## violet
// measure_sys
module measure_sys(
	input            sys_clk,
	input            sys_rst_n,
	input      [7:0] askdemod_data,    
	input      [9:0] fsk_demod,        
	input      [7:0] pskdemod_data,    
	output     [7:0] demod_data,
	output     [7:0] uart_mod_type,
	output    [15:0] uart_demod_fre,
	output     [7:0] uart_mod_depth,
	output reg [7:0] uart_delta_freq
);
For scale: ~540 flip-flops.
export LEC_CHECK = 0
export CAP_MARGIN = 5
export CELL_PAD_IN_SITES_DETAIL_PLACEMENT = 1
export CORE_ASPECT_RATIO = 1.53
export CORE_MARGIN = 2
export CORE_UTILIZATION = 40
export CTS_CLUSTER_SIZE = 75
export GPL_ROUTABILITY_DRIVEN = 0
export MAX_ROUTING_LAYER = met4
export SLEW_MARGIN = 20
export TNS_END_PERCENT = 5
create_clock -name core_clock -period 100.0 [get_ports {sys_clk}]
run.sh (not shown) runs the stock make flow with config.mk's settings and CLKGATE_MAP_FILE=.
Modified inputs, indigo compared to violet
Settings: removing CTS_CLUSTER_SIZE (formerly 75); changing CAP_MARGIN from 5 to 20; removing CELL_PAD_IN_SITES_DETAIL_PLACEMENT (formerly 1); removing TNS_END_PERCENT (formerly 5); changing CORE_ASPECT_RATIO from 1.53 to 0.8; changing the clock period (ns, I/O delays scaled along) from 100.0 to 44.7.
[summary]
- Clock latency of the later-clocked register in the worst-skew pair delta (violet -> indigo): insignificant
- The end of the critical path comes out measure_fsk.frequency_counter_inst.freq_q[0] in one run and measure_psk.frequency_counter_inst.freq_q[0] in the other, namely in indigo and violet respectively.
- Between violet and indigo, the flow reports met2 wire length decreasing by more than 10%.
- Cmp indigo vs violet: final cell count higher in indigo
- Compared to violet, the routing of indigo uses less wire.
- | register-to-register slack | higher: violet |
- STATUS run=indigo STAGES=ALL_DONE FINAL_CHECKS=FAILED CAUSE=negative setup slack
- Note that the power drawn by the sequential cells recorded for violet amounts to 0.45 times the value seen in indigo.
- Global-route track usage on met2 was lower in indigo than in violet.
- indigo vs. violet: final worst hold slack now larger; proportion of power drawn by the clock network up 0.2 points; number of buffers inserted to repair setup after CTS picked up an extra 319.

---

measure_sys again, from the RTL that the note above started with.
==> flow/config.mk <==
export PLATFORM = sky130hd
export DESIGN_NAME = measure_sys
export DESIGN_NICKNAME = measure_sys
export VERILOG_FILES = /design/flow/design.v
export SDC_FILE = /design/flow/constraint.sdc
export NUM_CORES = 4
export LEC_CHECK = 0
export ABC_AREA = 1
export CAP_MARGIN = 30
export CELL_PAD_IN_SITES_GLOBAL_PLACEMENT = 0
export CORE_ASPECT_RATIO = 0.98
export CORE_MARGIN = 2
export CORE_UTILIZATION = 72
export CTS_CLUSTER_DIAMETER = 346
export GPL_ROUTABILITY_DRIVEN = 0
export MAX_ROUTING_LAYER = met4
export MIN_ROUTING_LAYER = met1
export PLACE_DENSITY_LB_ADDON = 0.04
export SETUP_SLACK_MARGIN = 5.0
export SLEW_MARGIN = 20
export TNS_END_PERCENT = 5
==> flow/constraint.sdc <==
create_clock -name core_clock -period 41.4 [get_ports {sys_clk}]
set_input_delay 8.2800 -clock core_clock [delete_from_list [all_inputs] [get_ports {sys_clk}]]
set_output_delay 8.2800 -clock core_clock [all_outputs]
set_load 0.01 [all_outputs]
The starting point finished but fails on setup timing.
Edit:
- CAP_MARGIN: 30 -> 20
- CELL_PAD_IN_SITES_GLOBAL_PLACEMENT: 0 -> default
- CORE_ASPECT_RATIO: 0.98 -> default
- CTS_CLUSTER_DIAMETER: 346 -> 377
- GPL_ROUTABILITY_DRIVEN: 0 -> default
- MAX_ROUTING_LAYER: met4 -> default
- MIN_ROUTING_LAYER: met1 -> default
- PLACE_DENSITY: default -> 0.37
- PLACE_DENSITY_LB_ADDON: 0.04 -> default
- SETUP_SLACK_MARGIN: 5.0 -> default
- TNS_END_PERCENT: 5 -> default
- clock period: 41.4 -> 28.4 ns (I/O delays scaled with it)
After rerunning: The changed run failed in clock tree synthesis (DPL-0038). Synthesized cell count is unchanged. Die size is about the same. Area after synthesis does not change.
Edit:
- CORE_UTILIZATION: 72 -> 70
- CTS_CLUSTER_DIAMETER: 377 -> 216
- PLACE_DENSITY: 0.37 -> default
- TNS_END_PERCENT: default -> 5
- clock period: 28.4 -> 35.8 ns (I/O delays scaled with it)
Outcome: Now the flow stopped in global routing; die area grows by 2.8%; area after synthesis stays the same; synthesized cell count stays the same.
Edit:
- CTS_CLUSTER_DIAMETER: 216 -> 227
- PLACE_DENSITY: default -> 0.65
- TNS_END_PERCENT: 5 -> default
- clock period: 35.8 -> 69.8 ns (I/O delays scaled with it)
The new run completed with no timing, DRC or antenna violations.
Synthesized area does not change.
Die size does not change.
Synthesized cell count stays the same.
Edit:
- ABC_AREA: 1 -> default
- CORE_UTILIZATION: 70 -> 72
- CTS_CLUSTER_DIAMETER: 227 -> default
- PLACE_DENSITY: 0.65 -> default
- clock period: 69.8 -> 60.3 ns (I/O delays scaled with it)
- The changed run passed the timing, DRC and antenna checks
- wire length grows by 4.4%
- sequential power grows by 15%
- sequential share of layout area grows by 0.15 points
- area after synthesis shrinks by 1.5%
- critical path depth shrinks by 31
- design area shrinks by 1.0%
- combinational power shrinks by 46%
- power grows by 9.9%
- hold slack improves by 31 ps
- via count shrinks by 1.4%
- count of clock-buffer cells in the layout grows by 10

---

## garnet
measure_sys again, from the RTL that the note above started with.
==> flow/config.mk <==
export PLATFORM = sky130hd
export DESIGN_NAME = measure_sys
export DESIGN_NICKNAME = measure_sys
export VERILOG_FILES = /design/flow/design.v
export SDC_FILE = /design/flow/constraint.sdc
export NUM_CORES = 4
export LEC_CHECK = 0
export ABC_AREA = 1
export CAP_MARGIN = 20
export CORE_MARGIN = 2
export CORE_UTILIZATION = 72
export CTS_CLUSTER_DIAMETER = 376
export CTS_CLUSTER_SIZE = 100
export PLACE_DENSITY_LB_ADDON = 0.08
export SETUP_SLACK_MARGIN = -1.53
export SLEW_MARGIN = 20
==> flow/constraint.sdc <==
create_clock -name core_clock -period 25.5 [get_ports {sys_clk}]
set_input_delay 5.1000 -clock core_clock [delete_from_list [all_inputs] [get_ports {sys_clk}]]
set_output_delay 5.1000 -clock core_clock [all_outputs]
set_load 0.01 [all_outputs]
For garnet, the flow was terminated by a tool error in 4_1_cts and produced no final design.
Changes in xenon relative to garnet:
- CTS_CLUSTER_SIZE removed (was 100)
- PLACE_DENSITY_LB_ADDON removed (was 0.08)
- CORE_UTILIZATION changed from 72 to 69
- SETUP_SLACK_MARGIN removed (was -1.53)
- CTS_CLUSTER_DIAMETER removed (was 376)
- the clock period (ns, I/O delays scaled along) changed from 25.5 to 46.9
==> results <==
xenon finished end to end and its layout was clean on timing, DRC and antenna. [compare] base=garnet new=xenon: horizontal extent of the die climbed 2.1%; overall die height climbed 7.7 um; overall chip area climbed about 4.3%.
> inputs changed (xenon -> yarrow)
- changing ABC_AREA from 1 to 0
- setting SETUP_SLACK_MARGIN to 5.0 for the first time
- changing the clock period (ns, I/O delays scaled along) from 46.9 to 36.8
yarrow did not finish: a tool error stopped it during 4_1_cts. Synthesized cell count: yarrow < xenon. The run showing the greater synthesized area is xenon. yarrow vs xenon: total core area down slightly. yarrow vs xenon on placed wire-length estimate after detailed placement: yarrow is the higher one.

---

## job 5283
Starting RTL as in the previous note.
export LEC_CHECK = 0
export CAP_MARGIN = 15
export CELL_PAD_IN_SITES_GLOBAL_PLACEMENT = 3
export CORE_ASPECT_RATIO = 0.98
export CORE_MARGIN = 9
export CORE_UTILIZATION = 33
export GPL_ROUTABILITY_DRIVEN = 1
export MAX_ROUTING_LAYER = met5
export MIN_ROUTING_LAYER = met1
export PLACE_DENSITY_LB_ADDON = 0.09
export SETUP_SLACK_MARGIN = 5.0
export SLEW_MARGIN = 20
create_clock -name core_clock -period 90.3 [get_ports {sys_clk}]
Modified inputs, job 4554 compared to job 5283
# job 5283
export LEC_CHECK = 0
export CAP_MARGIN = 15
export CELL_PAD_IN_SITES_GLOBAL_PLACEMENT = 3
export CORE_ASPECT_RATIO = 0.98
export CORE_MARGIN = 9
export CORE_UTILIZATION = 33
export GPL_ROUTABILITY_DRIVEN = 1
export MAX_ROUTING_LAYER = met5
export MIN_ROUTING_LAYER = met1
export PLACE_DENSITY_LB_ADDON = 0.09
export SETUP_SLACK_MARGIN = 5.0
export SLEW_MARGIN = 20
create_clock -name core_clock -period 90.3 [get_ports {sys_clk}]
# job 4554
export LEC_CHECK = 0
export ABC_AREA = 1
export CAP_MARGIN = 20
export CORE_MARGIN = 2
export CORE_UTILIZATION = 70
export CTS_CLUSTER_DIAMETER = 216
export SETUP_SLACK_MARGIN = 5.0
export SLEW_MARGIN = 20
create_clock -name core_clock -period 48.9 [get_ports {sys_clk}]
==> comparison <==
- Comparing job 5283 and job 4554, the lower register-to-register slack was measured on job 4554.
- Power per cell area up about 80% in job 4554 wrt job 5283
- Wire length on met1 (higher): job 5283
- Number of antenna violations at the first check in global routing: job 5283 and job 4554 compared, lower one is job 5283
- Worst-margin pin slew: job 5283 vs job 4554 — no meaningful difference
- Job 4554 vs job 5283 — cell count along the critical path climbed by more than a quarter
- Job 4554 does worse than job 5283 on internal power.
--- input diff job 4554..job 3341 ---
# job 4554
export LEC_CHECK = 0
export ABC_AREA = 1
export CAP_MARGIN = 20
export CORE_MARGIN = 2
export CORE_UTILIZATION = 70
export CTS_CLUSTER_DIAMETER = 216
export SETUP_SLACK_MARGIN = 5.0
export SLEW_MARGIN = 20
create_clock -name core_clock -period 48.9 [get_ports {sys_clk}]
# job 3341
export LEC_CHECK = 0
export CAP_MARGIN = 20
export CORE_MARGIN = 2
export CORE_UTILIZATION = 32
export SLEW_MARGIN = 20
create_clock -name core_clock -period 62.4 [get_ports {sys_clk}]
Results
- The setup slack reported for job 3341 is smaller than that of job 4554 by 1.82 ns.
- In the reports for job 3341 and job 4554, the larger number of buffers inserted by post-CTS setup repair belongs to job 4554.
- Job 4554 → job 3341: signed area change from the synthesized netlist to the final layout decreased 2.9 points, part of the total power dissipated in the clock network went up, final design instance area without fill moved down.
Changes in job 4634 relative to job 3341:
# job 3341
export LEC_CHECK = 0
export CAP_MARGIN = 20
export CORE_MARGIN = 2
export CORE_UTILIZATION = 32
export SLEW_MARGIN = 20
create_clock -name core_clock -period 62.4 [get_ports {sys_clk}]
# job 4634
export LEC_CHECK = 0
export CAP_MARGIN = 20
export CORE_MARGIN = 2
export CORE_UTILIZATION = 40
export SLEW_MARGIN = 20
create_clock -name core_clock -period 90.8 [get_ports {sys_clk}]
--- outcome ---
- From job 3341 to job 4634 the numbers moved as follows: via total after detailed routing up 1.6%, combinational power shrank by about 30%.
- Routed wire in job 4634 totals less than in job 3341.
No activity file was given, so power comes from the tool's default toggle rates.
